**design.v**
```verilog
module riscv_pipe (
	input  wire        CLK,
	input  wire        RSTn,
	output wire [11:0] I_MEM_ADDR,
	input  wire [31:0] I_MEM_DI,
	output wire [11:0] D_MEM_ADDR,
	output wire [31:0] D_MEM_DOUT,
	input  wire [31:0] D_MEM_DI,
	output wire        D_MEM_WEN,
	output wire        RF_WE,
	output wire [4:0]  RF_WA,
	output wire [31:0] RF_WD,
	output wire        HALT
);
	wire [4:0]  ra1, ra2;
	wire [31:0] rd1, rd2;
	RISCV_TOP core (
		.CLK         (CLK),
		.RSTn        (RSTn),
		.I_MEM_CSN   (),
		.I_MEM_DI    (I_MEM_DI),
		.I_MEM_ADDR  (I_MEM_ADDR),
		.D_MEM_CSN   (),
		.D_MEM_DI    (D_MEM_DI),
		.D_MEM_DOUT  (D_MEM_DOUT),
		.D_MEM_ADDR  (D_MEM_ADDR),
		.D_MEM_WEN   (D_MEM_WEN),
		.D_MEM_BE    (),
		.RF_WE       (RF_WE),
		.RF_RA1      (ra1),
		.RF_RA2      (ra2),
		.RF_WA1      (RF_WA),
		.RF_RD1      (rd1),
		.RF_RD2      (rd2),
		.RF_WD       (RF_WD),
		.HALT        (HALT),
		.OUTPUT_PORT ()
	);
	REG_FILE #(
		.DWIDTH (32),
		.MDEPTH (32),
		.AWIDTH (5)
	) rf (
		.CLK  (CLK),
		.WE   (RF_WE),
		.RSTn (RSTn),
		.RA1  (ra1),
		.RA2  (ra2),
		.WA   (RF_WA),
		.WD   (RF_WD),
		.RD1  (rd1),
		.RD2  (rd2)
	);
endmodule
module RISCV_TOP (
	input wire CLK,
	input wire RSTn,
	output wire I_MEM_CSN,
	input wire [31:0] I_MEM_DI, 
	output reg [11:0] I_MEM_ADDR, 
	output wire D_MEM_CSN,
	input wire [31:0] D_MEM_DI,
	output wire [31:0] D_MEM_DOUT,
	output wire [11:0] D_MEM_ADDR, 
	output wire D_MEM_WEN,
	output wire [3:0] D_MEM_BE,
	output wire RF_WE,
	output wire [4:0] RF_RA1,
	output wire [4:0] RF_RA2,
	output wire [4:0] RF_WA1,
	input wire [31:0] RF_RD1,
	input wire [31:0] RF_RD2,
	output wire [31:0] RF_WD,
	output wire HALT,                    
	output wire [31:0] OUTPUT_PORT       
	);
	assign OUTPUT_PORT = RF_WD;
	reg [11:0] pc;
	reg [11:0] pc1;
	reg [11:0] pc2;
	wire [11:0] Added_pc;
	reg [11:0] Added_pc1;
	reg [11:0] Added_pc2;
	reg [31:0] Added_pc3;
	reg [11:0] nxt_pc;
	reg [31:0] inst;	
	reg [4:0] rd1;
	reg [4:0] rd2;
	reg [4:0] rd3;
	reg [31:0] immed;
	reg [11:0] immed1;	
	reg [31:0] A;
	reg [31:0] B;
	reg [31:0] rt1;
	reg [31:0] rt2;
	reg [31:0] result;
	reg [31:0] ALUOut;
	reg [31:0] preMEMOut;
	reg [31:0] MEMOut;
	reg [1:0] PCSrc;
	reg RegWrite1;
	reg RegWrite2;
	reg RegWrite; 
	reg [2:0] ASrc;
	reg [2:0] BSrc;
	reg [1:0] rtSrc;
	reg [3:0] ALUOP;
	reg [1:0] MEMOutSrc1;
	reg [1:0] MEMOutSrc;
	reg JAL;
	reg JAL1;
	reg JALR;
	reg JALR1;
	reg Branch;
	reg MEMWrite1;
	reg MEMWrite;
	reg LW;
	reg Stall;
	reg Finish;
	reg NOP1;
	reg NOP2;
	reg NOP3;
	reg NOP;
	assign HALT = ((inst == 32'h00008067) && (Finish == 1'b1))? 1'b1 : 1'b0;
	always @(posedge CLK) begin
		if (RSTn == 1'b0) pc <= 12'b0;
		else if (Stall == 1'b1) pc <= pc;
		else pc <= nxt_pc;
	end
	always @(posedge CLK) begin
		if (Stall == 1'b1) pc1 <= pc1;
		else pc1 <= pc;
	end
	always @(posedge CLK) begin
		pc2 <= pc1;
	end
	always @(posedge CLK) begin
		immed1 <= immed[11:0];
	end
	assign Added_pc = pc + 4;
	always @(posedge CLK) begin
		if (Stall == 1'b1) Added_pc1 <= Added_pc1;
		else Added_pc1 <= Added_pc;
	end
	always @(posedge CLK) begin
		Added_pc2 <= Added_pc1;
	end
	always @(posedge CLK) begin
		Added_pc3 <= {{21{Added_pc2[11]}},Added_pc2[10:0]};
	end
	always @(*) begin
		if ((JAL1 == 1'b1) || ((Branch == 1'b1) && (result[0] == 1'b1))) PCSrc = 2'b01;
		else if (JALR1 == 1'b1) PCSrc = 2'b10;
		else PCSrc = 2'b00;
	end
	always @(*) begin
		case (PCSrc)
			2'b01: nxt_pc = pc2 + immed1;
			2'b10: nxt_pc = result[11:0];
			default: nxt_pc = Added_pc;
		endcase
	end
	always @(*) I_MEM_ADDR = pc;
	assign I_MEM_CSN = ~RSTn;
	always @(posedge CLK) begin
		if (RSTn == 1'b0) begin
			inst <= 32'h00000013;
			NOP1 <= 1'b1;
		end
		else if ((JAL == 1'b1) || (JALR == 1'b1) || (JAL1 == 1'b1) || (JALR1 == 1'b1) || ((Branch == 1'b1) && (result[0] == 1'b1))) begin
			inst <= 32'h00000013;
			NOP1 <= 1'b1;
		end
		else if (Stall == 1'b1) begin
			inst <= inst;
			NOP1 <= NOP1;
		end
		else begin
			inst <= I_MEM_DI;
			NOP1 <= 1'b0;
		end
	end
	assign RF_RA1 = inst[19:15];
	assign RF_RA2 = inst[24:20];
	always @(posedge CLK) begin
		rd1 <= inst[11:7];
	end
	always @(posedge CLK) begin
		rd2 <= rd1;
	end
	always @(posedge CLK) begin
		rd3 <= rd2;
	end
	assign RF_WA1 = rd3;
	assign RF_WD = MEMOut;
	always @(*) begin
		if (((inst[6:0] == 7'b0010011) && (inst[14:12] != 3'b101) && (inst[14:12] != 3'b001)) || (inst[6:0] == 7'b0000011) || (inst[6:0] == 7'b1100111)) 
			immed = {{21{inst[31]}},inst[30:20]};
		else if (inst[6:0] == 7'b1100011) 
			immed = {{20{inst[31]}},inst[7],inst[30:25],inst[11:8],1'b0};
		else if (inst[6:0] == 7'b0100011) 
			immed = {{21{inst[31]}},inst[30:25],inst[11:8],inst[7]};
		else if (inst[6:0] == 7'b1101111) 
			immed = {{12{inst[31]}},inst[19:12],inst[20],inst[30:21],1'b0};
		else if ((inst[6:0] == 7'b0010011) && ((inst[14:12] == 3'b101) || (inst[14:12] == 3'b001))) 
			immed = {{28{inst[24]}},inst[23:20]};
		else 
			immed = {32{1'b0}};
	end
	assign RF_WE = RegWrite;
	always @(posedge CLK) begin
		if (RSTn == 1'b0) RegWrite2 <= 1'b0;
		else RegWrite2 <= RegWrite1;
	end
	always @(posedge CLK) begin
		if (RSTn == 1'b0) RegWrite <= 1'b0;
		else RegWrite <= RegWrite2;
	end
	always @(posedge CLK) begin
		if (RSTn == 1'b0) RegWrite1 <= 1'b0;
		else if ((inst[6:0] == 7'b1100011) || (inst[6:0] == 7'b0100011) || ((Branch == 1'b1) && (result[0] == 1'b1)) || (Stall == 1'b1)) RegWrite1 <= 1'b0;
		else RegWrite1 <= 1'b1;
	end
	always @(*) begin
		if (inst[6:0] == 7'b1100111) JALR = 1'b1;
		else JALR = 1'b0;
	end
	always @(posedge CLK) begin
		if ((RSTn == 1'b0) || ((Branch == 1'b1) && (result[0] == 1'b1)) || (Stall == 1'b1)) JALR1 <=1'b0;
		else JALR1 <= JALR;
	end
	always @(*) begin
		if (inst[6:0] == 7'b1101111) JAL = 1'b1;
		else JAL = 1'b0;
	end
	always @(posedge CLK) begin
		if ((RSTn == 1'b0) || ((Branch == 1'b1) && (result[0] == 1'b1)) || (Stall == 1'b1)) JAL1 <=1'b0;
		else JAL1 <= JAL;
	end
	always @(posedge CLK) begin
		if ((RSTn == 1'b1) && (inst[6:0] == 7'b1100011) && ((Branch == 1'b0) || (result[0] == 1'b0)) && (Stall == 1'b0)) Branch <= 1'b1;
		else Branch <= 1'b0;
	end
	always @(posedge CLK) begin
		if ((RSTn == 1'b1) && (inst[6:0] == 7'b0000011) && ((Branch == 1'b0) || (result[0] == 1'b0)) && (Stall == 1'b0)) LW <= 1'b1;
		else LW <= 1'b0;
	end
	always @(posedge CLK) begin
		if ((RSTn == 1'b1) && (inst == 32'h00c00093) && ((Branch == 1'b0) || (result[0] == 1'b0)) && (Stall == 1'b0)) Finish <= 1'b1;
		else Finish <= 1'b0;
	end
	always @(posedge CLK) begin
		if ((RSTn == 1'b0) || ((Branch == 1'b1) && (result[0] == 1'b1)) || (Stall == 1'b1)) NOP2 <= 1'b1;
		else NOP2 <= NOP1;
	end
	always @(posedge CLK) begin
		NOP3 <= NOP2;
	end
	always @(posedge CLK) begin
		NOP <= NOP3;
	end
	always @(*) begin
		if ((RegWrite1 == 1'b1) && (inst[19:15] == rd1) && (inst[19:15] != 5'b00000) && (inst[6:0] != 7'b1101111) && (LW == 1'b1)) Stall = 1'b1;
		else if ((RegWrite1 == 1'b1) && (inst[24:20] == rd1) && (inst[24:20] != 5'b00000) && ((inst[6:0] == 7'b0100011) || (inst[6:0] == 7'b0110011) || (inst[6:0] == 7'b1100011)) && (LW == 1'b1)) Stall = 1'b1;
		else Stall = 1'b0;
	end
	always @(*) begin
		if ((RegWrite1 == 1'b1) && (inst[19:15] == rd1) && (inst[19:15] != 5'b00000) && (inst[6:0] != 7'b1101111) && (JAL1 != 1'b1) && (JALR1 != 1'b1)) ASrc = 3'b001;
		else if ((RegWrite2 == 1'b1) && (inst[19:15] == rd2) && (inst[19:15] != 5'b00000) && (inst[6:0] != 7'b1101111)) ASrc = 3'b010;
		else if ((RegWrite == 1'b1) && (inst[19:15] == rd3) && (inst[19:15] != 5'b00000) && (inst[6:0] != 7'b1101111)) ASrc = 3'b011;
		else if((RegWrite1 == 1'b1) && (inst[19:15] == rd1) && (inst[19:15] != 5'b00000) && (inst[6:0] != 7'b1101111) && ((JAL1 == 1'b1) || (JALR1 == 1'b1))) ASrc = 3'b100;
		else ASrc = 3'b000;
	end
	always @(*) begin
		if ((RegWrite1 == 1'b1) && (inst[24:20] == rd1) && (inst[24:20] != 5'b00000) && ((inst[6:0] == 7'b0110011) || (inst[6:0] == 7'b1100011)) && (JAL1 != 1'b1) && (JALR1 != 1'b1)) BSrc = 3'b010;
		else if ((RegWrite2 == 1'b1) && (inst[24:20] == rd2) && (inst[24:20] != 5'b00000) && ((inst[6:0] == 7'b0110011) || (inst[6:0] == 7'b1100011))) BSrc = 3'b011;
		else if ((RegWrite == 1'b1) && (inst[24:20] == rd3) && (inst[24:20] != 5'b00000) && ((inst[6:0] == 7'b0110011) || (inst[6:0] == 7'b1100011))) BSrc = 3'b100;
		else if ((RegWrite1 == 1'b1) && (inst[24:20] == rd1) && (inst[24:20] != 5'b00000) && ((inst[6:0] == 7'b0110011) || (inst[6:0] == 7'b1100011)) && ((JAL1 == 1'b1) || (JALR1 == 1'b1))) BSrc = 3'b101;
		else if ((inst[6:0] == 7'b0110011) || (inst[6:0] == 7'b1100011)) BSrc = 3'b000;
		else BSrc = 3'b001;	
	end
	always @(*) begin
		if ((RegWrite1 == 1'b1) && (inst[24:20] == rd1) && (inst[24:20] != 5'b00000)) rtSrc = 2'b01;
		else if ((RegWrite2 == 1'b1) && (inst[24:20] == rd2) && (inst[24:20] != 5'b00000)) rtSrc = 2'b10;
		else if ((RegWrite == 1'b1) && (inst[24:20] == rd3) && (inst[24:20] != 5'b00000)) rtSrc = 2'b11;
		else rtSrc = 2'b00;	
	end
	always @(posedge CLK) begin
		case (ASrc)
			3'b000: A <= RF_RD1;		
			3'b001: A <= result;
			3'b010: A <= preMEMOut;
			3'b011: A <= MEMOut;
			default: A <= Added_pc2;
		endcase
	end
	always @(posedge CLK) begin
		case (BSrc)
			3'b000: B <= RF_RD2;	
			3'b001: B <= immed;		
			3'b010: B <= result;
			3'b011: B <= preMEMOut;
			3'b100: B <= MEMOut;
			default: B <= Added_pc2;
		endcase
	end
	always @(posedge CLK) begin
		case (rtSrc)
			2'b00: rt1 <= RF_RD2;		
			2'b01: rt1 <= result;
			2'b10: rt1 <= preMEMOut;
			default: rt1 <= MEMOut;
		endcase
	end
	always @(posedge CLK) begin
		rt2 <= rt1;
	end
	always @(posedge CLK) begin
		if ((inst[6:0] == 7'b1101111) || (inst[6:0] == 7'b0000011) || (inst[6:0] == 7'b0100011) || ((inst[6:0] == 7'b0110011) && (inst[14:12] == 3'b000) && (inst[30] == 1'b0)) || ((inst[6:0] == 7'b0010011) && (inst[14:12] == 3'b000)))              
			ALUOP <= 4'b0000;
		else if ((inst[6:0] == 7'b0110011) && (inst[14:12] == 3'b000)  && (inst[30] == 1'b1))
			ALUOP <= 4'b0001;
		else if (((inst[6:0] == 7'b0110011) && (inst[14:12] == 3'b111)) || ((inst[6:0] == 7'b0010011) && (inst[14:12] == 3'b111))) 
			ALUOP <= 4'b0010;
		else if (((inst[6:0] == 7'b0110011) && (inst[14:12] == 3'b110)) || ((inst[6:0] == 7'b0010011) && (inst[14:12] == 3'b110))) 
			ALUOP <= 4'b0011;
		else if (((inst[6:0] == 7'b0110011) && (inst[14:12] == 3'b100)) || ((inst[6:0] == 7'b0010011) && (inst[14:12] == 3'b100))) 
			ALUOP <= 4'b0100;
		else if (((inst[6:0] == 7'b0110011) && (inst[14:12] == 3'b010)) || ((inst[6:0] == 7'b0010011) && (inst[14:12] == 3'b010)) || ((inst[6:0] == 7'b1100011) && (inst[14:12] == 3'b100))) 
			ALUOP <= 4'b0101;
		else if (((inst[6:0] == 7'b0110011) && (inst[14:12] == 3'b011)) || ((inst[6:0] == 7'b0010011) && (inst[14:12] == 3'b011)) || ((inst[6:0] == 7'b1100011) && (inst[14:12] == 3'b110))) 
			ALUOP <= 4'b0110;
		else if (((inst[6:0] == 7'b0110011) && (inst[14:12] == 3'b101) && (inst[30] == 1'b1)) || ((inst[6:0] == 7'b0010011) && (inst[14:12] == 3'b101) && (inst[30] == 1'b1)))              
			ALUOP <= 4'b0111;
		else if (((inst[6:0] == 7'b0110011) && (inst[14:12] == 3'b101) && (inst[30] == 1'b0)) || ((inst[6:0] == 7'b0010011) && (inst[14:12] == 3'b101) && (inst[30] == 1'b0)))              
			ALUOP <= 4'b1000;
		else if (((inst[6:0] == 7'b0110011) && (inst[14:12] == 3'b001)) || ((inst[6:0] == 7'b0010011) && (inst[14:12] == 3'b001)))              
			ALUOP <= 4'b1001;
		else if ((inst[6:0] == 7'b1100011) && (inst[14:12] == 3'b000)) 
			ALUOP <= 4'b1010;
		else if ((inst[6:0] == 7'b1100011) && (inst[14:12] == 3'b001)) 
			ALUOP <= 4'b1011;
		else if ((inst[6:0] == 7'b1100011) && (inst[14:12] == 3'b101)) 
			ALUOP <= 4'b1100;
		else if ((inst[6:0] == 7'b1100011) && (inst[14:12] == 3'b111)) 
			ALUOP <= 4'b1101;
		else if (inst[6:0] == 7'b1100111)
			ALUOP <= 4'b1110;
		else 
			ALUOP <= 4'b1111;
	end
	always @(*) begin
		case (ALUOP)
			4'b0000 : result = A + B;
			4'b0001 : result = A - B;
			4'b0010 : result = A & B;
			4'b0011 : result = A | B;
			4'b0100 : result = A ^ B;
			4'b0101 : result = $signed(A) < $signed(B);
			4'b0110 : result = A < B;
			4'b0111 : result = $signed(A) >>> B[4:0];
			4'b1000 : result = A >> B[4:0];
			4'b1001 : result = A << B[4:0];
			4'b1010 : result = A == B;
			4'b1011 : result = A != B;
			4'b1100 : result = $signed(A) >= $signed(B);
			4'b1101 : result = A >= B;
			4'b1110 : result = (A + B) & 32'hfffffffe;
			default : result = 0;
		endcase
	end
	always @(posedge CLK) begin
		ALUOut <= result;
	end
	assign D_MEM_ADDR = ALUOut[11:0];
	assign D_MEM_DOUT = rt2;
	assign D_MEM_CSN = ~RSTn;
	assign D_MEM_WEN = ~MEMWrite;
	assign D_MEM_BE = 4'b1111;
	always @(posedge CLK) begin
		if ((RSTn == 1'b1) && (inst[6:0] == 7'b0100011) && ((Branch == 1'b0) || (result[0] == 1'b0)) && (Stall == 1'b0)) MEMWrite1 <= 1'b1;
		else MEMWrite1 <= 1'b0;
	end
	always @(posedge CLK) begin
		if (RSTn == 1'b0) MEMWrite <= 1'b0;
		else MEMWrite <= MEMWrite1;
	end
	always @(posedge CLK)begin
		if ((inst[6:0] == 7'b1101111) || (inst[6:0] == 7'b1100111)) MEMOutSrc1 <= 2'b10;
		else if (inst[6:0] == 7'b0000011) MEMOutSrc1 <= 2'b01;
		else MEMOutSrc1 <= 2'b00;
	end 
	always @(posedge CLK) begin
		MEMOutSrc <= MEMOutSrc1;
	end
	always @(*) begin
		case (MEMOutSrc)
			2'b00: preMEMOut = ALUOut;		
			2'b01: preMEMOut = D_MEM_DI;
			default: preMEMOut = Added_pc3;
		endcase
	end
	always @(posedge CLK) begin
		MEMOut <= preMEMOut;
	end
endmodule 
module REG_FILE #(
	parameter DWIDTH = 32,
	parameter MDEPTH = 32,
	parameter AWIDTH = 5
)  (
	input wire CLK,
	input wire WE,
	input wire RSTn,
	input wire [AWIDTH-1:0] RA1, RA2, WA,
	input wire [DWIDTH-1:0] WD,
	output wire [DWIDTH-1:0] RD1, RD2
);
	reg [DWIDTH-1:0] RF [MDEPTH-1:0];
	assign RD1 = RF[RA1];
	assign RD2 = RF[RA2];
	always @(posedge CLK)
	begin
		if (~RSTn)
    		begin
			RF[0] <= 32'b0;
			RF[2] <= 32'hF00;
			RF[3] <= 32'h100;
			RF[1] <= 32'b0;
			RF[4] <= 32'b0;
			RF[5] <= 32'b0;
			RF[6] <= 32'b0;
			RF[7] <= 32'b0;
			RF[8] <= 32'b0;
			RF[9] <= 32'b0;
			RF[10] <= 32'b0;
			RF[11] <= 32'b0;
			RF[12] <= 32'b0;
			RF[13] <= 32'b0;
			RF[14] <= 32'b0;
			RF[15] <= 32'b0;
			RF[16] <= 32'b0;
			RF[17] <= 32'b0;
			RF[18] <= 32'b0;
			RF[19] <= 32'b0;
			RF[20] <= 32'b0;
			RF[21] <= 32'b0;
			RF[22] <= 32'b0;
			RF[23] <= 32'b0;
			RF[24] <= 32'b0;
			RF[25] <= 32'b0;
			RF[26] <= 32'b0;
			RF[27] <= 32'b0;
			RF[28] <= 32'b0;
			RF[29] <= 32'b0;
			RF[30] <= 32'b0;
			RF[31] <= 32'b0;
		end
		else if(WE && (WA != {AWIDTH{1'b0}}))
		begin
        		RF[WA] <= WD;
    		end
	end
endmodule
```
**run.sh**
```bash
#!/bin/bash
# the make line also repeats each setting of config.mk as NAME=value (left out here)
make -C /OpenROAD-flow-scripts/flow DESIGN_CONFIG=/design/flow/config.mk WORK_HOME=/design/flow/orfs CLKGATE_MAP_FILE= finish
```
**config.mk**
```make
export PLATFORM = sky130hd
export DESIGN_NAME = riscv_pipe
export DESIGN_NICKNAME = riscv_pipe
export VERILOG_FILES = /design/flow/design.v
export SDC_FILE = /design/flow/constraint.sdc
export NUM_CORES = 4
export LEC_CHECK = 0
export CAP_MARGIN = 5
export CORE_MARGIN = 2
export CORE_UTILIZATION = 69
export CTS_CLUSTER_DIAMETER = 355
export HOLD_SLACK_MARGIN = -0.08
export SETUP_SLACK_MARGIN = 0.78
export SLEW_MARGIN = 20
```
**constraint.sdc**
```tcl
create_clock -name core_clock -period 3.01 [get_ports {CLK}]
set_input_delay 0.6020 -clock core_clock [delete_from_list [all_inputs] [get_ports {CLK}]]
set_output_delay 0.6020 -clock core_clock [all_outputs]
set_load 0.01 [all_outputs]
```
==> impl_metrics.tcl, run 1 <==
# yosys + openroad results
set metrics [dict create \
    io_buffers 161 \
    dp.cells 7854 \
    ys_ff 1382 \
    synth-edff-count 1046 \
    synth_cell_type_count 100 \
    stop_error "[ERROR GRT-0232] Routing congestion too high. Check the congestion heatmap in the GUI." \
    ys_seq_frac 0.500 \
    grt_usage 0.822 \
    cts_max_level 4 \
    die-area_um2 113000 \
    yosys_cells 5829 \
    ys_sh_simple 0.132 \
    gp_congestion 1.05 \
    avgSynthCellArea_um2 13.1 \
    core_um2 109000 \
    ys_sh_xor 0.00597 \
    top_cell "edfxtp_1" \
    common_cells "edfxtp_1, and2_1, mux4_2" \
    synthAoiAreaFrac 0.0811 \
    ys_chip_area_um2 76300 \
    top_cells_by_area "edfxtp_1, mux4_2, dfxtp_1, and2_1, clkbuf_1" \
    numClockSinks 1382 \
    synth_cells 5829 \
    ff_type "edfxtp_1" \
    top_area_frac 0.412 \
    failing_step "global routing (5_1_grt)" \
    status "stopped before the end" \
    synthTopLogicFamily "multiplexers" \
    ys_sh_adder 0.0187 \
    fp-utilization 0.698 \
    ys_warn_count 2 \
    dpl-instance-area_um2 86400 \
    die_w_um 336 \
    synth_area_um2 76300 \
    clockBufferDepth 3 \
    hpwl_mm 198 \
    async_flop_share 0 \
    ys_sh_mux 0.225 \
    io_pins 162 \
    die_h_um 336 \
    overflow 229 \
    num_rows 121 \
    yosysTopAreaCell "edfxtp_1" \
    cts_inserted_buffers 142 \
    root_buffer "clkbuf_16" \
]
what timing repair did:
action                                 4_1_cts
hold buffers                                 0
cloned                                      34
endpoints found under the hold margin        0
setup buffers                              154
gates resized                              510
setup endpoints to repair                 1200
pin swaps                                  135
layer usage:
| metal | GRT overflow | GRT usage |
|---|---|---|
| met5 | 2 | 0.549 |
| met2 | 119 | 0.934 |
| met3 | 12 | 0.731 |
| met4 | 89 | 0.790 |
| met1 | 7 | 0.822 |
through the flow:
stage | setup slack (ns) | TNS [ns]
3_5_place_dp | -0.879 | -73.49
4_1_cts | -0.394 | -36.42
3_3_place_gp | -0.692 | -66.90
2_1_floorplan | -0.654 | -56.83
==> run 2, diff against run 1 <==
Settings changed: CAP_MARGIN 5 to 20, CELL_PAD_IN_SITES_DETAIL_PLACEMENT set to 2, CORE_ASPECT_RATIO set to 0.63, CORE_MARGIN 2 to 9, CORE_UTILIZATION 69 to 70, CTS_CLUSTER_DIAMETER 355 to 113, GPL_ROUTABILITY_DRIVEN set to 1, HOLD_SLACK_MARGIN -0.08 to not set, PLACE_DENSITY_LB_ADDON set to 0.2, SETUP_SLACK_MARGIN 0.78 to not set.
Clock period 3.01 ns to 5.68 ns, I/O delays scaled along.
==> run 2 against run 1 <==
  * The run fails in detailed placement (3_5_place_dp)
  * Die size up 7.3%
  * Synthesized cell count did not move
  * Synthesized area stayed put
==> impl_metrics.tcl, run 2 <==
# yosys + openroad results
set metrics [dict create \
    status "stopped before the end" \
    failing_step "detailed placement (3_5_place_dp)" \
    stop_error "[ERROR DPL-0033] detailed placement checks failed during check placement." \
    ys_sh_xor 0.00597 \
    ys_ff 1382 \
    synthAoiAreaFrac 0.0811 \
    core_um2 107000 \
    ys_sh_simple 0.132 \
    die_h_um 280 \
    ys_sh_mux 0.225 \
    num_rows 95 \
    ys_sh_adder 0.0187 \
    synth_area_um2 76300 \
    synth_cells 5829 \
    top_cells_by_area "edfxtp_1, mux4_2, dfxtp_1, and2_1, clkbuf_1" \
    synth_cell_type_count 100 \
    yosysTopAreaCell "edfxtp_1" \
    io_buffers 161 \
    die-area_um2 121000 \
    top_cell "edfxtp_1" \
    ys_chip_area_um2 76300 \
    ys_seq_frac 0.500 \
    synth-edff-count 1046 \
    io_pins 162 \
    ys_warn_count 2 \
    synthTopLogicFamily "multiplexers" \
    avgSynthCellArea_um2 13.1 \
    gp_congestion 1.06 \
    top_area_frac 0.412 \
    yosys_cells 5829 \
    fp-utilization 0.710 \
    ff_type "edfxtp_1" \
    async_flop_share 0 \
    common_cells "edfxtp_1, and2_1, mux4_2" \
    die_w_um 434 \
]
==> run 2: stage by stage <==
step / std cells / power (uW)
floorplan: 5860 / 15200
global placement: 7101 / 17400
==> run 3, diff against run 2 <==
Settings changed: CAP_MARGIN 20 to 40, CELL_PAD_IN_SITES_DETAIL_PLACEMENT 2 to 1, CORE_ASPECT_RATIO 0.63 to 0.99, CORE_MARGIN 9 to 2, CORE_UTILIZATION 70 to 51, CTS_CLUSTER_DIAMETER 113 to not set, CTS_CLUSTER_SIZE set to 18, GPL_ROUTABILITY_DRIVEN 1 to 0, GPL_TIMING_DRIVEN set to 0, PLACE_DENSITY_LB_ADDON 0.2 to 0.28, SLEW_MARGIN 20 to 40.
Clock period 5.68 ns to 9.24 ns, I/O delays scaled along.
==> run 3 against run 2 <==
  * The run now finishes clean
  * Synthesized area is the same
  * Synthesized cell count is the same
  * Die size grew 26%
==> impl_metrics.tcl, run 3 <==
# metrics dict for downstream scripts
set metrics [dict create \
    cts_setup_buffers 0 \
    io_buffers 161 \
    synth-edff-count 1046 \
    remaining_drc_errors 0 \
    hpwl_mm 248 \
    die_h_um 389 \
    p_seq_frac 0.431 \
    tool_warnings 91 \
    arrival_ns 7.69 \
    status "complete, no violations" \
    final_util 0.587 \
    nets 6438 \
    overflow 0 \
    async_flop_share 0 \
    ff_type "edfxtp_1" \
    finalMaxSlewViolations 0 \
    cp-end-kind "register" \
    cts_max_level 4 \
    pg_clk_uw 6200 \
    die-area_um2 153000 \
    r2r_end "core.A[31]" \
    synth_area_um2 76300 \
    first_global_vias 64277 \
    fin_crit_ns 7.03 \
    syn2layout_area_growth_pct 14.7 \
    hold_path_end "core.rt2[27]" \
    ys_sh_simple 0.132 \
    crit_buf_inv 6 \
    endpoint "core.A[31]" \
    max-vdd-ir-drop_mv 0.227 \
    ys_seq_frac 0.500 \
    seq_cell_power_uw 7580 \
    grt_pass1_wl_mm 483 \
    timing.fmax_mhz 142 \
    crit_type "reg2reg" \
    top_cell "edfxtp_1" \
    clockBufferDepth 3 \
    maxCapViolations 0 \
    num_rows 141 \
    dp.cells 8108 \
    final_cell_count_no_fill 8412 \
    cts.clk_slew.worst_paths_ns 0.06 \
    ctsHoldBuffers 0 \
    hold_path_startpoint "core.rt1[27]" \
    ys_ff 1382 \
    p_sw_frac 0.329 \
    first_iter_violations 11476 \
    p_leak_uw 0.0315 \
    combinationalPowerShare 0.217 \
    slowest_stage "a211oi_1" \
    drt_wl_total_mm 346 \
    crit_chain "buf_2, clkinv_1, buf_2, buf_2, clkbuf_1, ha_1, buf_2, o211ai_1, o21bai_1, o2111ai_1, a211oi_1, o21ai_0, a21boi_0, a31oi_1, mux2_2, a2111oi_4, o21ai_0" \
    clockPowerShare 0.352 \
    pg_comb_uw 3810 \
    crit_path_start_kind "register" \
    vias 63612 \
    power_density_nw_per_um2 201 \
    power.group.top "sequential cells" \
    common_cells "edfxtp_1, and2_1, mux4_2" \
    rsz0062_at_grt "false" \
    top_area_frac 0.412 \
    r2r_slack_ns 2.21 \
    fin_area_um2 87500 \
    fp-utilization 0.512 \
    ctsResizeCount 0 \
    cts_tree "yes" \
    ys_chip_area_um2 76300 \
    antenna_found_initial 50 \
    dpl-instance-area_um2 82500 \
    ys_warn_count 2 \
    wire_per_inst_um 41.1 \
    timing.rr.start "core.B[2]" \
    die_w_um 393 \
    startpoint "core.B[2]" \
    core_um2 149000 \
    yosys_cells 5829 \
    pre_cts_ws_ns 2.66 \
    grt_max_degree 33 \
    max_stage_delay_ns 0.74 \
    ys_sh_mux 0.225 \
    worstSkewPairLatency_ns 0.86 \
    ys_sh_xor 0.00597 \
    root_buffer "clkbuf_16" \
    synth_cell_type_count 100 \
    slew_headroom 0.285 \
    crit_top_cell "buf_2" \
    finClkSkew_ns 0.0384 \
    detail-route-antenna-nets 0 \
    path_max_fanout 11 \
    p_sw_uw 5780 \
    io_pins 162 \
    synthAoiAreaFrac 0.0811 \
    worst_slack_ns 2.21 \
    synthTopLogicFamily "multiplexers" \
    grt_usage 0.451 \
    cts_inserted_buffers 150 \
    whs_path_depth 0 \
    yosysTopAreaCell "edfxtp_1" \
    ys_sh_adder 0.0187 \
    dr.pass1.iters 19 \
    routed_via_density 7.56 \
    post-route-period-util 0.761 \
    avgSynthCellArea_um2 13.1 \
    setup_tns_ns 0 \
    crit_required_ns 9.90 \
    numClockSinks 1382 \
    hold_class "reg2reg" \
    top_cells_by_area "edfxtp_1, mux4_2, dfxtp_1, and2_1, clkbuf_1" \
    worst_pin_slew_ns 1.06 \
    hold_violations 0 \
    power.internal_uw 11800 \
    ff2ff_path_depth 17 \
    finalSetupViolations 0 \
    synth_cells 5829 \
    cp.depth 17 \
    crit_family "AND-OR/OR-AND gates" \
]
## run 3: stage by stage
stage	total power [uW]	hold WS (ns)
2_1_floorplan	9320	0.310
3_3_place_gp	10800	0.313
3_5_place_dp	11000	0.313
4_1_cts	17100	0.326
5_1_grt	17700	0.329
6_report	17600	0.326
## run 3: area by class of cell
| class | instances | area (um2) |
|---|---|---|
| fillers | 14493 | 61400 |
| diodes | 30 | 75.1 |
| plain buffers | 572 | 2500 |
| clock inverters | 76 | 732 |
| inverters | 129 | 487 |
| repair buffers | 248 | 3030 |
| flip-flops and latches | 1382 | 38100 |
| multi-input cells | 3777 | 35900 |
| well taps | 2002 | 2500 |
| clock buffers | 196 | 4120 |
## run 3: layer usage
layer | part of all wire | up-vias | track usage
li1 | - | 23122 | -
met1 | 0.30 | 31124 | 0.484
met2 | 0.43 | 6865 | 0.653
met3 | 0.17 | 2453 | 0.235
met4 | 0.11 | 48 | 0.379
met5 | 0.0018 | - | 0.0226
==> run 4, diff against run 3 <==
Settings changed: CAP_MARGIN 40 to 20, CELL_PAD_IN_SITES_DETAIL_PLACEMENT 1 to not set, CORE_ASPECT_RATIO 0.99 to not set, CORE_UTILIZATION 51 to 57, CTS_CLUSTER_DIAMETER set to 353, CTS_CLUSTER_SIZE 18 to not set, GPL_ROUTABILITY_DRIVEN 0 to not set, GPL_TIMING_DRIVEN 0 to not set, PLACE_DENSITY_LB_ADDON 0.28 to not set, SLEW_MARGIN 40 to 20.
Clock period 9.24 ns to 3.99 ns, I/O delays scaled along.
==> run 4 against run 3 <==
  * Die size is 10% lower
  * Sequential power is 120% higher
  * Maximum frequency is 82% higher
  * Combinational power is 120% higher
  * Worst hold slack worse by 0.0012 ns
  * Final cell count is 5.5% lower
  * Register-to-register slack worse by 2.1 ns
  * Clock power is 130% higher
  * Non-clock buffer count is 202 lower
  * Synthesized area stayed put
  * Critical endpoint is now core.pc[4]
  * Largest cell class unchanged
  * Largest power group unchanged
==> impl_metrics.tcl, run 4 <==
# metrics dict for downstream scripts
set metrics [dict create \
    status "complete, no violations" \
    nets 6236 \
    grt_pass1_wl_mm 402 \
    tool_warnings 96 \
    slowest_stage "fa_1" \
    p_sw_uw 11900 \
    die_w_um 370 \
    dr.pass1.iters 9 \
    yosysTopAreaCell "edfxtp_1" \
    syn2layout_area_growth_pct 15.3 \
    max-vdd-ir-drop_mv 0.512 \
    hold_path_end "core.rt2[27]" \
    synth-edff-count 1046 \
    r2r_slack_ns 0.13 \
    die-area_um2 137000 \
    p_sw_frac 0.298 \
    worst_slack_ns 0.131 \
    synth_cell_type_count 100 \
    timing.fmax_mhz 259 \
    cts.clk_slew.worst_paths_ns 0.06 \
    r2r_end "core.pc[4]" \
    total_power_uw 39900 \
    crit_chain "ha_1, inv_1, fa_1, nor2b_1, o21ai_2, and4bb_2, o21bai_2, o31a_1, a21oi_1, mux4_2, buf_4, a211oi_2, buf_4, mux2_2, o22ai_1" \
    timing.rr.start "core.B[0]" \
    drt_wl_total_mm 287 \
    crit_type "reg2reg" \
    seq_cell_power_uw 17000 \
    remaining_drc_errors 0 \
    power.group.top "sequential cells" \
    top_area_frac 0.412 \
    yosys_cells 5829 \
    avgSynthCellArea_um2 13.1 \
    gp_congestion 1.01 \
    worst_pin_slew_ns 1.24 \
    fp-utilization 0.573 \
    cts_max_level 4 \
    synth_cells 5829 \
    numClockSinks 1382 \
    ys_sh_simple 0.132 \
    setup_tns_ns 0 \
    ys_sh_adder 0.0187 \
    ys_seq_frac 0.500 \
    clockBufferDepth 3 \
    pg_clk_uw 14400 \
    hold_violations 0 \
    slew_headroom 0.173 \
    antenna_found_initial 23 \
    cts_inserted_buffers 150 \
    synthAoiAreaFrac 0.0811 \
    ff2ff_path_depth 15 \
    crit_path_start_kind "register" \
    crit_buf_inv 3 \
    cp-end-kind "register" \
    pg_comb_uw 8540 \
    path_max_fanout 11 \
    top_cells_by_area "edfxtp_1, mux4_2, dfxtp_1, and2_1, clkbuf_1" \
    whs_path_depth 0 \
    ys_sh_xor 0.00597 \
    common_cells "edfxtp_1, and2_1, mux4_2" \
    clockPowerShare 0.361 \
    overflow 0 \
    async_flop_share 0 \
    grt_usage 0.419 \
    first_iter_violations 8941 \
    detail-route-antenna-nets 0 \
    pre_cts_ws_ns 0.00918 \
    p_leak_uw 0.0321 \
    hold_path_startpoint "core.rt1[27]" \
    final_util 0.661 \
    num_rows 134 \
    cts_tree "yes" \
    ys_chip_area_um2 76300 \
    top_cell "edfxtp_1" \
    power_density_nw_per_um2 454 \
    worstSkewPairLatency_ns 0.81 \
    crit_top_cell "buf_4" \
    first_global_vias 54196 \
    hold_class "reg2reg" \
    routed_via_density 7.05 \
    holdWs_ns 0.325 \
    io_pins 162 \
    root_buffer "clkbuf_16" \
    hpwl_mm 189 \
    vias 56022 \
    ys_sh_mux 0.225 \
    startpoint "core.B[0]" \
    ys_ff 1382 \
    synthTopLogicFamily "multiplexers" \
    die_h_um 370 \
    p_seq_frac 0.425 \
    ctsHoldBuffers 0 \
    finalMaxSlewViolations 0 \
    wire_per_inst_um 36.1 \
    crit_required_ns 4.73 \
    grt_max_degree 80 \
    combinationalPowerShare 0.214 \
    finClkSkew_ns 0.0395 \
    ys_warn_count 2 \
    arrival_ns 4.60 \
    fin_crit_ns 3.86 \
    ff_type "edfxtp_1" \
    post-route-period-util 0.967 \
    maxCapViolations 0 \
    rsz0062_at_grt "true" \
    power.internal_uw 28100 \
    cp.depth 15 \
    crit_family "AND-OR/OR-AND gates" \
    core_um2 133000 \
    endpoint "core.pc[4]" \
    max_stage_delay_ns 0.40 \
    io_buffers 161 \
    synth_area_um2 76300 \
    finalSetupViolations 0 \
]
[run 4: layer usage]
| metal | GRT usage | vias to the layer above | share of wire |
|---|---|---|---|
| met4 | 0.210 | 4 | 0.059 |
| li1 | - | 22652 | - |
| met2 | 0.649 | 4095 | 0.46 |
| met1 | 0.541 | 28409 | 0.35 |
| met5 | 0 | - | 0.00015 |
| met3 | 0.124 | 862 | 0.13 |
[run 4: final cells by class]
class / count / area, um2
diodes: 7 / 17.5
flip-flops and latches: 1382 / 38200
clock inverters: 80 / 927
multi-input cells: 3777 / 36100
repair buffers: 618 / 5830
inverters: 129 / 485
fillers: 9758 / 45200
clock buffers: 188 / 4150
well taps: 1768 / 2210
[run 4: through the flow]
| stage | instance area (um2) | std cells |
|---|---|---|
| floorplan | 76400 | 5860 |
| global placement | 82700 | 7671 |
| detailed placement | 82700 | 7671 |
| CTS | 87800 | 7940 |
| global route | 87900 | 7942 |
| finish | 87900 | 7949 |
[run 4: repair_timing]
action,4_1_cts,5_1_grt
endpoints found under the setup margin,2,21
resized,4,7
pin swaps,1,0
setup buffers,1,1
cloned,0,1
==> run 5, diff against run 4 <==
Settings changed: CELL_PAD_IN_SITES_DETAIL_PLACEMENT set to 1, CORE_UTILIZATION 57 to 62, CTS_CLUSTER_DIAMETER 353 to not set, CTS_CLUSTER_SIZE set to 86, GPL_TIMING_DRIVEN set to 0, SETUP_SLACK_MARGIN set to 0.68.
Clock period 3.99 ns to 5.11 ns, I/O delays scaled along.
==> run 5 against run 4 <==
  * The run now fails in global routing (5_1_grt)
  * Die size decreased by 8.0%
  * Synthesized area unchanged
  * Synthesized cell count unchanged
==> impl_metrics.tcl, run 5 <==
# yosys + openroad results
set metrics [dict create \
    ys_sh_mux 0.225 \
    common_cells "edfxtp_1, and2_1, mux4_2" \
    io_buffers 161 \
    ys_seq_frac 0.500 \
    yosysTopAreaCell "edfxtp_1" \
    cts_inserted_buffers 148 \
    gp_congestion 1.08 \
    grt_usage 0.884 \
    ys_ff 1382 \
    core_um2 122000 \
    numClockSinks 1382 \
    ff_type "edfxtp_1" \
    synth_cells 5829 \
    fp-utilization 0.626 \
    status "stopped before the end" \
    stop_error "[ERROR GRT-0116] Global routing finished with congestion. Check the congestion regions in the DRC Viewer." \
    failing_step "global routing (5_1_grt)" \
    async_flop_share 0 \
    top_cell "edfxtp_1" \
    num_rows 128 \
    ys_sh_adder 0.0187 \
    top_cells_by_area "edfxtp_1, mux4_2, dfxtp_1, and2_1, clkbuf_1" \
    dp.cells 7691 \
    overflow 1131 \
    top_area_frac 0.412 \
    ys_sh_xor 0.00597 \
    ys_sh_simple 0.132 \
    synthAoiAreaFrac 0.0811 \
    synth_cell_type_count 100 \
    cts_max_level 4 \
    synth_area_um2 76300 \
    ys_warn_count 2 \
    die-area_um2 126000 \
    yosys_cells 5829 \
    synthTopLogicFamily "multiplexers" \
    io_pins 162 \
    die_w_um 355 \
    hpwl_mm 273 \
    avgSynthCellArea_um2 13.1 \
    ys_chip_area_um2 76300 \
    synth-edff-count 1046 \
    root_buffer "clkbuf_16" \
    die_h_um 355 \
    clockBufferDepth 3 \
]
[run 5: what timing repair did]
| action | CTS |
|---|---|
| pin swaps | 16 |
| setup endpoints to repair | 276 |
| hold buffers | 0 |
| setup buffers | 27 |
| cloned | 3 |
| resized | 237 |
[run 5: through the flow]
stage                     setup WS (ns)   util  setup TNS [ns]  power [uW]  area [um2]
after floorplan                   0.823      -               0       16900       76400
after global placement            -3.14  0.657        -2324.36       19600       80000
after detailed placement          -2.66  0.669         -212.77       20200       81600
after CTS                         0.632  0.718               0       31900       87500
[run 5: per-layer routing]
layer	global-route usage	overflow
met1	0.878	66
met2	0.977	514
met3	0.803	100
met4	0.892	436
met5	0.610	15
==> run 6, diff against run 5 <==
Settings changed: CAP_MARGIN 20 to 5, CELL_PAD_IN_SITES_DETAIL_PLACEMENT 1 to not set, CORE_UTILIZATION 62 to 69, CTS_CLUSTER_SIZE 86 to not set, GPL_TIMING_DRIVEN 0 to not set, HOLD_SLACK_MARGIN set to -0.08, SETUP_SLACK_MARGIN 0.68 to 1.0.
Clock period 5.11 ns to 4.07 ns, I/O delays scaled along.
==> run 6 against run 5 <==
  * Synthesized area unchanged
  * Synthesized cell count stayed put
  * The run now finishes clean
  * Die size decreased by 10%
==> impl_metrics.tcl, run 6 <==
# metrics dict for downstream scripts
set metrics [dict create \
    first_global_vias 60923 \
    hold_violations 0 \
    path_max_fanout 6 \
    finalSetupViolations 0 \
    avgSynthCellArea_um2 13.1 \
    yosys_cells 5829 \
    power_density_nw_per_um2 441 \
    ys_sh_adder 0.0187 \
    wire_per_inst_um 40.1 \
    finClkSkew_ns 0.0418 \
    max_stage_delay_ns 0.41 \
    finalMaxSlewViolations 0 \
    p_sw_uw 12600 \
    io_pins 162 \
    startpoint "core.B[1]" \
    r2r_slack_ns 0.38 \
    slew_headroom 0.149 \
    hold_path_end "core.rt2[25]" \
    r2r_end "core.inst[4]" \
    numClockSinks 1382 \
    hold_path_startpoint "core.rt1[25]" \
    combinationalPowerShare 0.230 \
    crit_type "reg2reg" \
    worst_pin_slew_ns 1.27 \
    first_iter_violations 12005 \
    ys_ff 1382 \
    crit_buf_inv 4 \
    synth-edff-count 1046 \
    power.group.top "sequential cells" \
    top_area_frac 0.412 \
    hold_class "reg2reg" \
    grt_max_degree 58 \
    ys_chip_area_um2 76300 \
    crit_required_ns 4.71 \
    slowest_stage "fa_2" \
    num_rows 121 \
    setup_tns_ns 0 \
    timing.rr.start "core.B[1]" \
    top_cell "edfxtp_1" \
    die_h_um 336 \
    cts_inserted_buffers 144 \
    crit_chain "clkinvlp_4, fa_2, nor2b_4, o21ai_2, and4bb_2, o21bai_4, o31a_1, buf_12, a21oi_4, mux4_2, a211oi_2, buf_4, nand3_4, buf_6, nand3b_1" \
    cts.clk_slew.worst_paths_ns 0.06 \
    synth_area_um2 76300 \
    ys_sh_simple 0.132 \
    cts_tree "yes" \
    whs_path_depth 0 \
    ff2ff_path_depth 15 \
    post-route-period-util 0.906 \
    clockBufferDepth 3 \
    rsz0062_at_grt "true" \
    cts_max_level 4 \
    ys_sh_mux 0.225 \
    ys_warn_count 2 \
    pre_cts_ws_ns 0.0385 \
    root_buffer "clkbuf_16" \
    overflow 0 \
    remaining_drc_errors 0 \
    synth_cells 5829 \
    power.internal_uw 27500 \
    fp-utilization 0.698 \
    top_cells_by_area "edfxtp_1, mux4_2, dfxtp_1, and2_1, clkbuf_1" \
    maxCapViolations 0 \
    routed_via_density 8.10 \
    vias 63210 \
    tool_warnings 98 \
    antenna_found_initial 31 \
    fin_crit_ns 3.69 \
    ff_type "edfxtp_1" \
    clockPowerShare 0.348 \
    die_w_um 336 \
    die-area_um2 113000 \
    p_leak_uw 0.0332 \
    synth_cell_type_count 100 \
    detail-route-antenna-nets 0 \
    worstSkewPairLatency_ns 0.81 \
    status "complete, no violations" \
    core_um2 109000 \
    cp.depth 15 \
    nets 6338 \
    ys_seq_frac 0.500 \
    timing.fmax_mhz 271 \
    dr.pass1.iters 8 \
    synthAoiAreaFrac 0.0811 \
    ctsHoldBuffers 0 \
    synthTopLogicFamily "multiplexers" \
    syn2layout_area_growth_pct 19.4 \
    yosysTopAreaCell "edfxtp_1" \
    seq_cell_power_uw 16900 \
    worst_slack_ns 0.383 \
    crit_family "AND-OR/OR-AND gates" \
    p_seq_frac 0.422 \
    common_cells "edfxtp_1, and2_1, mux4_2" \
    pg_comb_uw 9220 \
    hpwl_mm 183 \
    io_buffers 161 \
    endpoint "core.inst[4]" \
    drt_wl_total_mm 313 \
    async_flop_share 0 \
    arrival_ns 4.33 \
    p_sw_frac 0.315 \
    cp-end-kind "register" \
    pg_clk_uw 14000 \
    ys_sh_xor 0.00597 \
    grt_usage 0.538 \
    gp_congestion 1.06 \
    grt_pass1_wl_mm 427 \
    crit_path_start_kind "register" \
    max-vdd-ir-drop_mv 0.496 \
]
==> run 6: final cells by class <==
class | instances | area (um2)
Fill cell | 5222 | 18200
Clock inverter | 86 | 1060
Sequential cell | 1382 | 38200
Inverter | 129 | 503
Tap cell | 1476 | 1850
Antenna cell | 44 | 110
Clock buffer | 180 | 3830
Multi-Input combinational cell | 3777 | 37900
Timing Repair Buffer | 726 | 7630
==> run 6: timing repair <==
| item | CTS | global route |
|---|---|---|
| gates resized | 300 | 197 |
| cloned | 21 | 3 |
| buffers inserted | 102 | 52 |
| pin swaps | 117 | 70 |
| setup endpoints to repair | 210 | 196 |
| hold endpoints to repair | 0 | 0 |
==> run 6: stage by stage <==
stage | instances | hold slack (ns) | instance area, um2 | power, uW | utilization
after global placement | 7312 | 0.310 | 81900 | 24500 | 0.750
after floorplan | 5860 | 0.310 | 76700 | 21200 | -
after global routing | 7764 | 0.327 | 91000 | 40600 | 0.832
after detailed placement | 7312 | 0.313 | 81900 | 24600 | 0.750
after CTS | 7701 | 0.326 | 89600 | 38800 | 0.819
final | 7800 | 0.326 | 91100 | 40100 | 0.833
==> run 6: per-layer routing <==
| metal | global-route usage | wire [um] | vias to the layer above |
|---|---|---|---|
| met3 | 0.229 | 54500 | 2554 |
| met4 | 0.433 | 34000 | 30 |
| li1 | - | - | 22929 |
| met5 | 0.0166 | 310 | - |
| met1 | 0.626 | 90000 | 29811 |
| met2 | 0.781 | 134000 | 7886 |
==> run 7, diff against run 6 <==
Settings changed: CAP_MARGIN 5 to 0, CORE_UTILIZATION 69 to 66, CTS_CLUSTER_DIAMETER set to 353, HOLD_SLACK_MARGIN -0.08 to not set, SETUP_SLACK_MARGIN 1.0 to -0.18.
Clock period 4.07 ns to 3.1 ns, I/O delays scaled along.
==> run 7 against run 6 <==
  * Clock power increased by 27%
  * Synthesized cell count unchanged
  * Design area increased by 1.7%
  * Total power increased by 32%
  * Die size increased by 4.5%
  * Now fails the layout checks on setup timing
  * Non-clock buffer count increased by 376
  * Via count decreased by 2.4%
  * Utilization decreased by 2.4 points
  * Maximum frequency increased by 3.9%
  * Highest routed layer unchanged
  * Register-to-register slack got worse by 0.83 ns
  * Sequential share of layout area decreased by 0.72 points
  * Largest power group unchanged
  * Clock skew increased by 0.019 ns
==> impl_metrics.tcl, run 7 <==
# metrics dict for downstream scripts
set metrics [dict create \
    grt_usage 0.503 \
    worst_slack_ns -0.449 \
    hpwl_mm 198 \
    setup_tns_ns -34.56 \
    die_w_um 344 \
    first_iter_violations 11200 \
    vias 61696 \
    crit_family "AND-OR/OR-AND gates" \
    whs_path_depth 0 \
    finalMaxSlewViolations 0 \
    startpoint "core.B[1]" \
    hold_class "reg2reg" \
    root_buffer "clkbuf_16" \
    cp.depth 11 \
    antenna_found_initial 30 \
    hold_path_startpoint "core.rt1[23]" \
    top_cells_by_area "edfxtp_1, mux4_2, dfxtp_1, and2_1, clkbuf_1" \
    grt_max_degree 58 \
    ff_type "edfxtp_1" \
    yosys_cells 5829 \
    nets 6714 \
    crit_required_ns 3.79 \
    core_um2 115000 \
    maxCapViolations 0 \
    worst_pin_slew_ns 1.31 \
    rsz0062_at_grt "true" \
    crit_path_start_kind "register" \
    dr.pass1.iters 10 \
    power.internal_uw 36500 \
    synth_area_um2 76300 \
    status "finished with violations" \
    pg_clk_uw 17800 \
    arrival_ns 4.24 \
    top_cell "edfxtp_1" \
    yosysTopAreaCell "edfxtp_1" \
    synth_cells 5829 \
    fp-utilization 0.666 \
    clockBufferDepth 3 \
    check-failures "setup timing" \
    timing.fmax_mhz 282 \
    max_stage_delay_ns 0.52 \
    detail-route-antenna-nets 0 \
    synth-edff-count 1046 \
    common_cells "edfxtp_1, and2_1, mux4_2" \
    ys_sh_adder 0.0187 \
    crit_chain "buf_12, buf_4, mux2_2, mux4_2, a211oi_1, o21ai_1, a221o_1, nor2b_1, a31o_1, a211o_1, o31a_1" \
    remaining_drc_errors 0 \
    dpl-instance-area_um2 86300 \
    tool_warnings 98 \
    ys_warn_count 2 \
    fin_crit_ns 3.55 \
    r2r_slack_ns -0.45 \
    combinationalPowerShare 0.250 \
    pg_comb_uw 13200 \
    crit_buf_inv 2 \
    timing.rr.start "core.B[1]" \
    hold_path_end "core.rt2[23]" \
    drt_wl_total_mm 300 \
    avgSynthCellArea_um2 13.1 \
    fill_cells 6169 \
    finClkSkew_ns 0.0612 \
    clockPowerShare 0.337 \
    crit_type "reg2reg" \
    ys_sh_simple 0.132 \
    ys_chip_area_um2 76300 \
    async_flop_share 0 \
    worstSkewPairLatency_ns 0.83 \
    p_sw_uw 16300 \
    synth_cell_type_count 100 \
    p_seq_frac 0.413 \
    path_max_fanout 14 \
    numClockSinks 1382 \
    synthAoiAreaFrac 0.0811 \
    first_global_vias 60466 \
    gp_congestion 1.10 \
    routed_via_density 7.53 \
    seq_cell_power_uw 21800 \
    post-route-period-util 1.14 \
    cts_max_level 4 \
    power.group.top "sequential cells" \
    comb_area_um2 37400 \
    top_area_frac 0.412 \
    ys_sh_mux 0.225 \
    io_buffers 161 \
    ys_ff 1382 \
    holdWs_ns 0.327 \
    finalSetupViolations 165 \
    p_leak_uw 0.0346 \
    synthTopLogicFamily "multiplexers" \
    cp-end-kind "register" \
    io_pins 162 \
    die-area_um2 118000 \
    wire_per_inst_um 36.7 \
    cts.clk_slew.worst_paths_ns 0.06 \
    ys_seq_frac 0.500 \
    endpoint "core.pc[7]" \
    syn2layout_area_growth_pct 21.4 \
    overflow 0 \
    die_h_um 344 \
    cts_inserted_buffers 144 \
    grt_pass1_wl_mm 420 \
    max-vdd-ir-drop_mv 0.604 \
    power_density_nw_per_um2 571 \
    slowest_stage "mux4_2" \
    cts_tree "yes" \
    fin_area_um2 92600 \
    ys_sh_xor 0.00597 \
    p_sw_frac 0.309 \
    flop_area_um2 38200 \
    slew_headroom 0.123 \
    hold_violations 0 \
    r2r_end "core.pc[7]" \
    ff2ff_path_depth 11 \
    final_util 0.809 \
    num_rows 124 \
]
-- run 7: final cells by class --
class / instances / share of cell area
sequential: 1382 / 0.412
tap: 1512 / 0.0204
clock inverter: 68 / 0.00762
antenna: 17 / 0.000459
inverter: 129 / 0.00540
timing repair buffer: 1102 / 0.106
multi-input combinational: 3777 / 0.404
clock buffer: 201 / 0.0437
-- run 7: what timing repair did --
| item | 4_1_cts | 5_1_grt |
|---|---|---|
| setup endpoints to repair | 136 | 150 |
| setup buffers | 16 | 41 |
| resized | 104 | 123 |
| pin swaps | 61 | 90 |
| hold buffers | 0 | 0 |
| gates cloned | 3 | 3 |
-- run 7: per-layer routing --
metal / up-vias / wire length (um) / GRT usage / share of wire
met5: - / 442 / 0.00641 / 0.0015
met4: 36 / 28200 / 0.364 / 0.094
met3: 1851 / 47400 / 0.185 / 0.16
met2: 6515 / 132000 / 0.750 / 0.44
met1: 29678 / 92400 / 0.609 / 0.31
li1: 23616 / - / - / -
-- run 7: through the flow --
stage | total power (uW) | setup WS [ns] | instances
after floorplan | 27900 | -0.957 | 5860
after global placement | 33900 | -0.554 | 7858
after detailed placement | 34100 | -0.566 | 7860
after CTS | 51700 | -0.391 | 8140
after global routing | 53700 | -0.492 | 8172
final | 52800 | -0.449 | 8188
==> run 8, diff against run 7 <==
Settings changed: ABC_AREA set to 1, CAP_MARGIN 0 to 20, CELL_PAD_IN_SITES_DETAIL_PLACEMENT set to 2, CELL_PAD_IN_SITES_GLOBAL_PLACEMENT set to 1, CORE_MARGIN 2 to 6, CORE_UTILIZATION 66 to 44, CTS_CLUSTER_DIAMETER 353 to 177, GPL_ROUTABILITY_DRIVEN set to 1, GPL_TIMING_DRIVEN set to 1, HOLD_SLACK_MARGIN set to 0.06, MAX_ROUTING_LAYER set to met4, MIN_ROUTING_LAYER set to met2, SETUP_SLACK_MARGIN -0.18 to not set, SLEW_MARGIN 20 to 35.
Clock period 3.1 ns to 8.31 ns, I/O delays scaled along.
==> run 8 against run 7 <==
  * Synthesized area increased by 0.85%
  * Synthesized cell count increased by 64%
  * The flow now stops in global routing (5_1_grt)
  * Die size increased by 56%
==> impl_metrics.tcl, run 8 <==
# yosys + openroad results
set metrics [dict create \
    io_buffers 161 \
    cts_setup_buffers 0 \
    io_pins 162 \
    synth_cell_type_count 70 \
    yosysTopAreaCell "edfxtp_1" \
    gp_congestion 1.15 \
    stop_error "[ERROR GRT-0116] Global routing finished with congestion. Check the congestion regions in the DRC Viewer." \
    async_flop_share 0 \
    synthTopLogicFamily "AND-OR/OR-AND gates" \
    ctsHoldBuffers 0 \
    grt_usage 0.959 \
    hpwl_mm 313 \
    fp-utilization 0.446 \
    die-area_um2 185000 \
    pre_cts_ws_ns 3.07 \
    ys_warn_count 2 \
    ys_seq_frac 0.496 \
    die_w_um 430 \
    failing_step "global routing (5_1_grt)" \
    ys_ff 1382 \
    top_area_frac 0.408 \
    ctsResizeCount 0 \
    ff_type "edfxtp_1" \
    dp.cells 11390 \
    status "stopped before the end" \
    common_cells "nor2_1, nand2_1, o21ai_0" \
    numClockSinks 1382 \
    cts_inserted_buffers 158 \
    avgSynthCellArea_um2 8.06 \
    yosys_cells 9541 \
    core_um2 172000 \
    ys_sh_adder 0.0185 \
    top_cell "nor2_1" \
    synth_cells 9541 \
    synth-edff-count 1046 \
    die_h_um 430 \
    ys_chip_area_um2 76900 \
    ys_sh_xor 0.00364 \
    overflow 3470 \
    root_buffer "clkbuf_16" \
    synthAoiAreaFrac 0.209 \
    top_cells_by_area "edfxtp_1, dfxtp_1, o21ai_0, nor2_1, a21oi_1" \
    synth_area_um2 76900 \
    ys_sh_simple 0.189 \
    ys_sh_mux 0.00104 \
    cts_max_level 4 \
    dpl-instance-area_um2 79900 \
    clockBufferDepth 3 \
    num_rows 152 \
]
[run 8: stage by stage]
| stage | utilization | hold slack [ns] |
|---|---|---|
| floorplan | - | 0.310 |
| global placement | 0.462 | 0.313 |
| detailed placement | 0.463 | 0.317 |
| CTS | 0.493 | 0.336 |
[run 8: metal layers]
layer	track usage	overflow
met5	-	-
met4	0.860	601
met3	1.02	2247
met2	0.958	622
met1	-	-
==> run 9, diff against run 8 <==
Settings changed: ABC_AREA 1 to not set, CELL_PAD_IN_SITES_DETAIL_PLACEMENT 2 to not set, CELL_PAD_IN_SITES_GLOBAL_PLACEMENT 1 to not set, CORE_MARGIN 6 to 2, CORE_UTILIZATION 44 to 40, CTS_CLUSTER_DIAMETER 177 to not set, GPL_ROUTABILITY_DRIVEN 1 to not set, GPL_TIMING_DRIVEN 1 to not set, HOLD_SLACK_MARGIN 0.06 to not set, MAX_ROUTING_LAYER met4 to not set, MIN_ROUTING_LAYER met2 to not set, SLEW_MARGIN 35 to 20.
Clock period 8.31 ns to 4.53 ns, I/O delays scaled along.
==> run 9 against run 8 <==
  * Now clean on timing, DRC and antenna
  * Synthesized area is 0.85% lower
  * Synthesized cell count is 39% lower
  * Die size is 5.0% higher
==> impl_metrics.tcl, run 9 <==
# metrics dict for downstream scripts
set metrics [dict create \
    ys_sh_mux 0.225 \
    synthTopLogicFamily "multiplexers" \
    die-area_um2 194000 \
    first_global_vias 53749 \
    status "complete, no violations" \
    ff_type "edfxtp_1" \
    rsz0062_at_grt "false" \
    syn2layout_area_growth_pct 15.0 \
    arrival_ns 4.95 \
    ys_seq_frac 0.500 \
    numClockSinks 1382 \
    p_sw_frac 0.307 \
    comb_area_um2 36100 \
    p_sw_uw 10800 \
    die_h_um 441 \
    crit_family "AND-OR/OR-AND gates" \
    ff2ff_path_depth 13 \
    finalSetupViolations 0 \
    synthAoiAreaFrac 0.0811 \
    remaining_drc_errors 0 \
    async_flop_share 0 \
    fp-utilization 0.402 \
    cp-end-kind "register" \
    power_density_nw_per_um2 401 \
    crit_buf_inv 2 \
    overflow 0 \
    vias 54878 \
    maxCapViolations 0 \
    antenna_found_initial 34 \
    yosys_cells 5829 \
    root_buffer "clkbuf_16" \
    path_max_fanout 10 \
    grt_usage 0.303 \
    flop_area_um2 38200 \
    synth_area_um2 76300 \
    yosysTopAreaCell "edfxtp_1" \
    seq_cell_power_uw 15000 \
    ys_chip_area_um2 76300 \
    cp.depth 13 \
    setup_tns_ns 0 \
    combinationalPowerShare 0.207 \
    worstSkewPairLatency_ns 0.84 \
    pre_cts_ws_ns 0.273 \
    busiest_layer "met2" \
    power.internal_uw 24400 \
    avgSynthCellArea_um2 13.1 \
    crit_path_start_kind "register" \
    die_w_um 441 \
    top_cell "edfxtp_1" \
    met3_usage 0.0817 \
    timing.rr.start "core.A[1]" \
    tool_warnings 92 \
    endpoint "core.B[31]" \
    crit_type "reg2reg" \
    first_iter_violations 8125 \
    synth-edff-count 1046 \
    ys_ff 1382 \
    ys_sh_adder 0.0187 \
    pg_clk_uw 12800 \
    top_cells_by_area "edfxtp_1, mux4_2, dfxtp_1, and2_1, clkbuf_1" \
    hold_violations 0 \
    num_rows 160 \
    clockBufferDepth 3 \
    p_seq_frac 0.428 \
    slew_headroom 0.169 \
    r2r_slack_ns 0.24 \
    startpoint "core.A[1]" \
    routed_via_density 6.39 \
    p_leak_uw 0.0314 \
    grt_pass1_wl_mm 414 \
    crit_chain "inv_1, ha_1, a211oi_1, o21bai_1, o2111ai_1, a211oi_2, o21ai_0, a21boi_0, a31oi_1, mux2_2, a2111oi_2, buf_4, o211ai_1" \
    hold_class "reg2reg" \
    hpwl_mm 199 \
    worst_slack_ns 0.242 \
    hold_path_startpoint "core.MEMOutSrc1[1]" \
    timing.fmax_mhz 233 \
    io_buffers 161 \
    hold_path_end "core.MEMOutSrc[1]" \
    gr-usage-met2 0.482 \
    slowest_stage "dfxtp_1" \
    finClkSkew_ns 0.0525 \
    wire_per_inst_um 34.6 \
    cts_inserted_buffers 155 \
    synth_cell_type_count 100 \
    crit_required_ns 5.19 \
    dr.pass1.iters 8 \
    finalMaxSlewViolations 0 \
    io_pins 162 \
    nets 6121 \
    post-route-period-util 0.947 \
    fill_cells 16779 \
    pg_comb_uw 7280 \
    power.group.top "sequential cells" \
    r2r_end "core.B[31]" \
    whs_path_depth 0 \
    cts_max_level 4 \
    cts_tree "yes" \
    fin_crit_ns 4.29 \
    gp_congestion 0.982 \
    synth_cells 5829 \
    detail-route-antenna-nets 0 \
    grt_max_degree 61 \
    ys_sh_simple 0.132 \
    max_stage_delay_ns 0.61 \
    met1_usage 0.382 \
    cts.clk_slew.worst_paths_ns 0.07 \
    core_um2 190000 \
    common_cells "edfxtp_1, and2_1, mux4_2" \
    top_area_frac 0.412 \
    ys_sh_xor 0.00597 \
    max-vdd-ir-drop_mv 0.379 \
    drt_wl_total_mm 297 \
    worst_pin_slew_ns 1.24 \
    clockPowerShare 0.365 \
    ys_warn_count 2 \
]
run 9: cell type report:
type	instances	share of cell area
flip-flops and latches	1382	0.435
multi-input cells	3777	0.412
repair buffers	498	0.0536
clock buffers	214	0.0492
well taps	2511	0.0358
clock inverters	75	0.00862
inverters	129	0.00552
diodes	5	0.000143
run 9: through the flow:
step | util | power [uW] | instances | hold slack (ns) | area [um2]
3_3_place_gp | 0.435 | 22300 | 8296 | 0.313 | 82600
6_report | 0.462 | 35100 | 8591 | 0.313 | 87700
3_5_place_dp | 0.435 | 22300 | 8297 | 0.312 | 82600
5_1_grt | 0.462 | 36100 | 8586 | 0.314 | 87700
4_1_cts | 0.462 | 35000 | 8586 | 0.308 | 87700
2_1_floorplan | - | 19000 | 5860 | 0.310 | 76400
run 9: layer usage:
| layer | part of all wire | up-vias | routed length, um |
|---|---|---|---|
| li1 | - | 22471 | - |
| met5 | 0.00016 | - | 49 |
| met2 | 0.47 | 3420 | 139000 |
| met3 | 0.11 | 701 | 32700 |
| met4 | 0.056 | 8 | 16600 |
| met1 | 0.37 | 28278 | 109000 |
run 9: repair_timing:
action / CTS / global route
hold buffers: 0 / 0
hold endpoints to repair: 0 / 0
resized: 0 / 3
setup endpoints to repair: 0 / 3
buffers inserted: 0 / 0
Power figures rest on the tool's default switching activity, not on a simulated workload.
